Design cordic_sin_cos, start of the top module:
module cordic_sin_cos
(
    input clk,
    input reset_n,
    input i_call,
    input [31:0] i_data,
    output o_done,
    output [31:0] o_cos,
    output [31:0] o_sin
);
Size: roughly 170 flip-flops, ~100 I/O pins, about 0.028 sq mm of cells after synthesis.
clock: 15.7 ns
lec_check: 0
cap_margin: 20
core_margin: 2
core_utilization: 72
cts_cluster_size: 49
hold_slack_margin: -0.09
max_routing_layer: met4
place_density: 0.73
setup_slack_margin: 4.06
slew_margin: 20
tns_end_percent: 5
run.sh (not shown) runs the stock make flow with config.mk's settings and CLKGATE_MAP_FILE=.
The first run aborted during 5_1_grt, error GRT-0116.
Rerun with:
CORE_UTILIZATION = 36   (was 72)
CTS_CLUSTER_SIZE = not set   (was 49)
HOLD_SLACK_MARGIN = not set   (was -0.09)
MAX_ROUTING_LAYER = not set   (was met4)
PLACE_DENSITY = not set   (was 0.73)
SETUP_SLACK_MARGIN = not set   (was 4.06)
TNS_END_PERCENT = not set   (was 5)
clock period = 32.6 ns   (was 15.7 ns; I/O delays follow)
Now the flow completed without violations.
Die area is higher by about 100%.
Synthesized cell count does not change.
Area after synthesis does not change.
Rerun with:
CORE_UTILIZATION = 65   (was 36)
MAX_ROUTING_LAYER = met4   (was not set)
clock period = 23.3 ns   (was 32.6 ns; I/O delays follow)
After rerunning:
- The new run stopped in 5_1_grt
- die size drops by 44%
- synthesized cell count does not change
- synthesized area is unchanged
Rerun with:
ABC_AREA = 1   (was not set)
CORE_UTILIZATION = 58   (was 65)
CTS_CLUSTER_DIAMETER = 378   (was not set)
This time the run produced a clean layout.
Die area climbs by 13%.
Synthesized cell count climbs by 16%.
Area after synthesis climbs by 0.84%.
Rerun with:
ABC_AREA = not set   (was 1)
CORE_UTILIZATION = 40   (was 58)
CTS_CLUSTER_DIAMETER = not set   (was 378)
MAX_ROUTING_LAYER = not set   (was met4)
clock period = 30.0 ns   (was 23.3 ns; I/O delays follow)
Outcome:
- The changed run ran to the end with no violations
- cell count came out lower by 8.1%
- first-iteration DRC count is higher by 27%
- via count is about the same

* * *

Setup of lagoon:
The RTL this note starts from:
==> flow/design.v <==
`timescale 1ns / 1ps
module cordic_sin_cos
(
    input clk,
    input reset_n,
    input i_call,
    input [31:0] i_data,
    output o_done,
    output [31:0] o_cos,
    output [31:0] o_sin
);
cordic_sin_cos_core u_sin_cos (
    .clk     ( clk ),
    .reset_n ( reset_n ),
    .i_call  ( i_call ),
    .i_data  ( i_data ),
    .o_done  ( o_done ),
    .o_cos   ( o_cos ),
    .o_sin   ( o_sin )
);
endmodule
module cordic_sin_cos_core(
    clk,
    reset_n,
    i_call,
    i_data,
    o_done,
    o_cos,
    o_sin
);
     input clk;
     input reset_n;
	 input i_call; 
	 input signed [31:0] i_data;
	 output o_done;
	 output signed [31:0] o_cos;
	 output signed [31:0] o_sin;	 
	 function [31:0] atan;
	    input [3:0] idx;
	    case( idx )
	       4'd0: atan = 32'd2949120;  4'd1: atan = 32'd1740992;  4'd2: atan = 32'd919872;  4'd3: atan = 32'd466944;
	       4'd4: atan = 32'd234368;   4'd5: atan = 32'd117312;   4'd6: atan = 32'd58688;   4'd7: atan = 32'd29312;
	       4'd8: atan = 32'd14656;    4'd9: atan = 32'd7360;     4'd10: atan = 32'd3648;   4'd11: atan = 32'd1856;
	       4'd12: atan = 32'd896;     4'd13: atan = 32'd448;     4'd14: atan = 32'd256;    default: atan = 32'd128;
	    endcase
	 endfunction
	 reg signed [31:0]x,y,tx,ty,deg,rcos,rsin;
	 reg [7:0]i,seg;
	 reg isdone,isnegcos,isnegsin,isswap;
	 always @ ( posedge clk or negedge reset_n )
	 if( !reset_n )
	 begin
	    { x,y,deg,rcos,rsin } <= { 32'd0,32'd0,32'd0,32'd0,32'd0};
		i <= 8'd0;
		{ isdone,isnegcos,isnegsin,isswap } <= { 1'b0,1'b0,1'b0,1'b0 };
	 end
	 else if( i_call )
	 case( i )       
  	    0:
		begin
		   seg = i_data / 90;
		   if( seg == 0 ) 
		   begin 
		   	  deg <= i_data; 
		   	  isnegcos <= 0; 
		   	  isnegsin <= 0; 
		   	  isswap <= 0; 
		   end
		   else if( seg == 1 ) 
		   begin 
		   	  deg <= i_data - 90; 
		   	  isnegcos <= 1; 
		   	  isnegsin <= 0; 
		   	  isswap <= 1; 
		   end
		   else if( seg == 2 ) 
		   begin 
		   	  deg <= i_data - 180; 
		   	  isnegcos <= 1; 
		   	  isnegsin <= 1; 
		   	  isswap <= 0; 
		   end
		   else if( seg == 3 ) 
		   begin 
		   	  deg <= i_data - 270; 
		   	  isnegcos <= 0; 
		   	  isnegsin <= 1; 
		   	  isswap <= 1;  
		   end 
		   i <= i + 1'b1;
	    end		 
		1:
		begin 
		   x <= 32'd39797; 
		   y <= 32'd0; 
		   deg <= deg << 16; 
		   i <= i + 1'b1; 
		end					 
		2,3,4,5,6,7,8,9,10,11,12,13,14,15,16,17:
		if( deg > 0 )
		begin
		   ty = y >>> i-2;
		   tx = x >>> i-2;
		   x <= x - ty;
		   y <= y + tx;
		   deg <= deg - atan(i-2);
		   i <= i + 1'b1;
		end
		else
		begin
		   ty = y >>> i-2;
		   tx = x >>> i-2;
		   x <= x + ty ;
		   y <= y - tx ;
		   deg <= deg + atan(i-2);
		   i <= i + 1'b1;
		end
		18:
		begin 
		   {rcos,rsin} <= isswap ? { y,x } : { x,y }; 
		   i <= i + 1'b1; 
		end			
		19:
		begin 
		   isdone <= 1'b1; 
		   i <= i + 1'b1; 
		end		
		20:
		begin 
		   isdone <= 1'b0; 
		   i <= 8'd0; 
		end		   
	 endcase
	 assign o_done = isdone;
	 assign o_cos = isnegcos ? -(rcos) : rcos;
	 assign o_sin = isnegsin ? -(rsin) : rsin;
endmodule
make LEC_CHECK=0 ABC_AREA=1 CAP_MARGIN=20 CELL_PAD_IN_SITES_DETAIL_PLACEMENT=0 CORE_MARGIN=2 CORE_UTILIZATION=72 CTS_CLUSTER_DIAMETER=238 CTS_CLUSTER_SIZE=88 GPL_TIMING_DRIVEN=1 HOLD_SLACK_MARGIN=0.03 MAX_ROUTING_LAYER=met4 PLACE_DENSITY=0.65 SETUP_SLACK_MARGIN=-1.21 SLEW_MARGIN=20 finish   # period 20.1 ns
global routing (5_1_grt): lagoon exited with error
The following lists how ember was set up differently from lagoon:
- a change of CTS_CLUSTER_SIZE from 88 to 42
- a change of CAP_MARGIN from 20 to 5
- a deleted CTS_CLUSTER_DIAMETER that had been 238
- a change of SETUP_SLACK_MARGIN from -1.21 to -1.25
- a change of the clock period (ns, I/O delays scaled along) from 20.1 to 18.6
Notes after the runs:
On share of synthesized cell area in full adder, half adder and majority cells, ember and lagoon are neck and neck. As of ember, detailed placement HPWL had risen slightly compared to lagoon. None of the runs ember and lagoon ends with a clean layout. lagoon did not finish; the tool stopped in global routing (5_1_grt) with error ODB-0269. The final report for ember shows a completed flow and a layout that fails verification, specifically negative setup slack. Between lagoon and ember, the number of placed cells counting well taps does not differ in any meaningful way. Compared with lagoon, in ember area share of xor/xnor cells in the synthesized design comparable; minimum setup slack after placement now smaller; total number of clock tree sinks comparable; AND-OR/OR-AND share of the synthesized area comparable; final weighted congestion of routability-driven global placement comparable. From lagoon to ember the numbers moved as follows: number of buffers inserted by post-CTS setup repair rose by 12; yosys stat cell total stayed essentially flat.
Modified inputs, quartz compared to ember
- removing PLACE_DENSITY (formerly 0.65)
- setting PLACE_DENSITY_LB_ADDON to 0.11 for the first time
- changing CAP_MARGIN from 5 to 20
- changing SETUP_SLACK_MARGIN from -1.25 to 2.21
- changing CTS_CLUSTER_SIZE from 42 to 88
- changing the clock period (ns, I/O delays scaled along) from 18.6 to 22.8
## What came out
quartz | ERROR | global routing (5_1_grt). Comparing ember with quartz, the xor/xnor cell area share of the yosys netlist came out essentially unchanged. Diff ember -> quartz: share of synthesized cell area in and, or, nand and nor gates level; buffer count from post-CTS setup fixing moved up; placed cell count moved down; fraction of registers with async set/reset level.
For yarrow, these inputs were changed with respect to quartz:
- a change of SETUP_SLACK_MARGIN from 2.21 to -1.25
- a change of CORE_UTILIZATION from 72 to 58
- a deleted MAX_ROUTING_LAYER that had been met4
- a change of the clock period (ns, I/O delays scaled along) from 22.8 to 17.5
==> comparison <==
yarrow finished every stage; the final checks, however, were not passed, the failures being negative setup slack.
[diff] half-perimeter wire length after placement, yarrow relative to quartz: regression
Starting density of the core for yarrow: 15 points down relative to quartz
The post-placement setup slack in yarrow sits 2.84 ns below the value recorded for quartz.
[compare] base=quartz new=yarrow: number of post-CTS setup repair buffers now smaller, row count now larger, die area now larger.
